## oak
## ALU
module ALU (
    input Clk,
    input Reset,
    input [7:0] operand_A, operand_B,
    input [3:0] Sel,
    output [7:0] Out,
    output [3:0] Flag);
For scale: roughly 12 flip-flops, roughly 6600 sq um of cells after synthesis.
clock: 13.5 ns
lec_check: 0
cap_margin: 20
core_margin: 10
core_utilization: 40
setup_slack_margin: -1.18
slew_margin: 20
tns_end_percent: 50
run.sh (not shown) runs the stock make flow with config.mk's settings and CLKGATE_MAP_FILE=.
To summarise oak: no stage aborted, but the layout did not pass its checks, failing on setup timing.
diff inputs: oak => pine
- a change of CORE_MARGIN from 10 to 2
- a change of SLEW_MARGIN from 20 to 40
- an added CELL_PAD_IN_SITES_GLOBAL_PLACEMENT of 0
- a deleted TNS_END_PERCENT that had been 50
- an added MIN_ROUTING_LAYER of met2
- a deleted SETUP_SLACK_MARGIN that had been -1.18
- a change of CORE_UTILIZATION from 40 to 42
Notes after the runs:
Of oak and pine, just one finished clean: pine. As far as register area goes, pine and oak are indistinguishable; the numbers are identical. Relative to oak, the total of endpoints with negative setup slack in the final report of pine is lower by 2. Comparing oak and pine, share of total power in the clock network is lower on oak.
Edits applied to the flow inputs when going from pine to birch:
- swapping 42 for 40 in CORE_UTILIZATION
- swapping 40 for 20 in SLEW_MARGIN
- clearing MIN_ROUTING_LAYER, which used to be met2
- putting SETUP_SLACK_MARGIN at -0.84 where nothing was set
- clearing CELL_PAD_IN_SITES_GLOBAL_PLACEMENT, which used to be 0
- swapping 13.5 for 13.0 in the clock period (ns, I/O delays scaled along)
Notes after the runs:
Every stage of birch finished as expected; the final checks, on the other hand, flagged setup timing, which means the layout fails.
birch: synthesis-to-layout area growth 0.53 points above pine
birch vs. pine: core utilization lower, area of all placed cells without fillers picked up an extra 35 sq um, number of rows in the core area now larger, total leakage power went up 0.73%, internal power component shows an increase of 2.6%.
Changes in maple relative to birch:
- CELL_PAD_IN_SITES_GLOBAL_PLACEMENT: unset -> 2
- MIN_ROUTING_LAYER: unset -> met2
- SETUP_SLACK_MARGIN: -0.84 -> unset
- the clock period (ns, I/O delays scaled along): 13.0 -> 15.4
- Summary of maple over birch: quantity of I/O buffers inserted on ports about even; routability congestion estimate from global placement went up; total number of vias increased 2680.
- Changes observed in maple relative to birch: global routing met2 resource utilization increased 15 points; clock-cell share of area grew by 0.24 points; initial antenna violation count shows an increase of 2; signal arrival time at the worst endpoint went up; overall power lost about 14%.
- Of the two values seen for end point of the critical path, FlagCpy[0] was produced by maple and Result[0] by birch.
- Relative to birch, count of plain and timing-repair buffers in the layout decreased by 54 in maple.
- The sequential share of layout area in maple sits 0.20 points above the value recorded for birch.
- maple reached the final stage; the timing, design-rule and antenna checks on its layout passed.
- For the routed wire length, maple came in about 24% higher than birch did.
What cedar does differently from maple at the input level:
- MIN_ROUTING_LAYER removed (was met2)
- CELL_PAD_IN_SITES_GLOBAL_PLACEMENT removed (was 2)
- CORE_UTILIZATION changed from 40 to 58
- the clock period (ns, I/O delays scaled along) changed from 15.4 to 13.0
[summary]
Per-cell routed wire length: cedar < maple
met4 as the top routing layer in use was reported by cedar, and met5 by maple.
Route | cedar vs maple | wire shorter in cedar
Relative to maple, cedar improves area of the chip.
In cedar the slew at the pin closest to its max-slew limit turned out 0.12 ns higher than in maple.
Diff cedar..maple | clock-cell share of area | negligible
Post-route non-filler standard cell count in cedar is about 1.9% below maple.
For the routed wire length on met2, cedar came in 1500 um lower than maple did.
cedar: detailed router's first-iteration violation count 1425 below maple
cedar: global routing usage summed across all routing layers 10 points below maple

== job 7721 ==
ALU again, from the RTL that the note above started with.
==> flow/config.mk <==
export PLATFORM = sky130hd
export DESIGN_NAME = ALU
export DESIGN_NICKNAME = ALU
export VERILOG_FILES = /design/flow/design.v
export SDC_FILE = /design/flow/constraint.sdc
export NUM_CORES = 4
export LEC_CHECK = 0
export ABC_AREA = 1
export CAP_MARGIN = 5
export CORE_MARGIN = 2
export CORE_UTILIZATION = 70
export CTS_CLUSTER_DIAMETER = 40
export CTS_CLUSTER_SIZE = 72
export SLEW_MARGIN = 20
export TNS_END_PERCENT = 5
==> flow/constraint.sdc <==
create_clock -name core_clock -period 7.04 [get_ports {Clk}]
set_input_delay 1.4080 -clock core_clock [delete_from_list [all_inputs] [get_ports {Clk}]]
set_output_delay 1.4080 -clock core_clock [all_outputs]
set_load 0.01 [all_outputs]
Job 7721 did not run to completion, as it errored out during global routing.
Input changes introduced in job 3370 (baseline for comparison: job 7721):
# job 7721
export LEC_CHECK = 0
export ABC_AREA = 1
export CAP_MARGIN = 5
export CORE_MARGIN = 2
export CORE_UTILIZATION = 70
export CTS_CLUSTER_DIAMETER = 40
export CTS_CLUSTER_SIZE = 72
export SLEW_MARGIN = 20
export TNS_END_PERCENT = 5
create_clock -name core_clock -period 7.04 [get_ports {Clk}]
# job 3370
export LEC_CHECK = 0
export ABC_AREA = 1
export CAP_MARGIN = 35
export CORE_MARGIN = 2
export CORE_UTILIZATION = 65
export SETUP_SLACK_MARGIN = -0.65
export SLEW_MARGIN = 20
create_clock -name core_clock -period 10.8 [get_ports {Clk}]
- Job 3370 finished every stage; the final checks, however, were not passed, the failures being setup timing.
- Compared with job 7721, last weighted congestion value of the routability-driven placer in job 3370 increased slightly.
- Comparing job 7721 against job 3370, there is no change at all in synthesized area.
- Job 7721 → job 3370: die extent in y shows an increase of about 3.6%; floorplan row count shows an increase of about 5.6%.
- Status: synthesized flop and latch total parity (job 3370, job 7721)
Edits applied to the flow inputs when going from job 3370 to job 8485:
# job 3370
export LEC_CHECK = 0
export ABC_AREA = 1
export CAP_MARGIN = 35
export CORE_MARGIN = 2
export CORE_UTILIZATION = 65
export SETUP_SLACK_MARGIN = -0.65
export SLEW_MARGIN = 20
create_clock -name core_clock -period 10.8 [get_ports {Clk}]
# job 8485
export LEC_CHECK = 0
export CAP_MARGIN = 20
export CORE_MARGIN = 2
export CORE_UTILIZATION = 66
export CTS_CLUSTER_DIAMETER = 40
export SLEW_MARGIN = 20
create_clock -name core_clock -period 8.56 [get_ports {Clk}]
Results
- Job 8485 got as far as global routing, where a tool error ended the run.
- Yosys cell count, job 8485 vs job 3370: down by more than a quarter
- Job 8485 against job 3370: I/O pin count held steady, clock buffer count from CTS has remained practically unchanged, die area went down, area fraction in compound gates after synthesis increased 9.0 points.
- Job 8485 vs job 3370: fraction of the mapped netlist area in simple logic gates down
- Floorplan net count of job 8485 falls short of that of job 3370 by more than 10%.
- Fraction of synthesized cell area in xor and xnor cells: job 8485 > job 3370
- Looking at yosys synthesis chip area, job 8485 sits about 8% lower than job 3370 does.
- Synthesized area: higher on job 3370
Setup changes, job 8485 to job 9672
# job 8485
export LEC_CHECK = 0
export CAP_MARGIN = 20
export CORE_MARGIN = 2
export CORE_UTILIZATION = 66
export CTS_CLUSTER_DIAMETER = 40
export SLEW_MARGIN = 20
create_clock -name core_clock -period 8.56 [get_ports {Clk}]
# job 9672
export LEC_CHECK = 0
export ABC_AREA = 1
export CAP_MARGIN = 20
export CORE_MARGIN = 2
export CORE_UTILIZATION = 72
export CTS_CLUSTER_SIZE = 99
export SLEW_MARGIN = 20
create_clock -name core_clock -period 11.9 [get_ports {Clk}]
Die area | job 9672 < job 8485. To summarise job 9672: no stage aborted, but the layout did not pass its checks, failing on setup timing. From job 8485 to job 9672 the numbers moved as follows: floorplan-stage core utilization has increased; number of distinct standard cells referenced by the synthesized netlist went down; post-synth net total went up; synthesized area grew by 8.6%; synthesized cell count higher.
Relative to job 9672, the following input files were edited for job 8329:
# job 9672
export LEC_CHECK = 0
export ABC_AREA = 1
export CAP_MARGIN = 20
export CORE_MARGIN = 2
export CORE_UTILIZATION = 72
export CTS_CLUSTER_SIZE = 99
export SLEW_MARGIN = 20
create_clock -name core_clock -period 11.9 [get_ports {Clk}]
# job 8329
export LEC_CHECK = 0
export ABC_AREA = 1
export CAP_MARGIN = 20
export CORE_ASPECT_RATIO = 0.7
export CORE_MARGIN = 2
export CORE_UTILIZATION = 72
export CTS_CLUSTER_DIAMETER = 400
export CTS_CLUSTER_SIZE = 98
export PLACE_DENSITY = 0.89
export SLEW_MARGIN = 20
create_clock -name core_clock -period 6.35 [get_ports {Clk}]
## What came out
Job 8329 did not run to completion, as it errored out during global routing.
Core area (job 8329 vs. job 9672) decreases slightly
The minimum setup slack after placement in job 8329 was lower than what job 9672 gave.
Re post-synthesis share of cell area spent on xor and xnor gates: no difference whatsoever between job 9672 and job 8329.
Comparing job 8329 against job 9672, there is no change at all in number of sinks handled by clock tree synthesis.
Reported for job 8329 and job 9672, register share after synthesis turned out identical to the last digit.
The number of setup buffers added after CTS number comes out lower for job 9672 vs job 8329.
Re synthesized cell count: no difference whatsoever between job 8329 and job 9672.
Job 9672 -> job 8329: die area flat
No activity file was given, so power comes from the tool's default toggle rates.
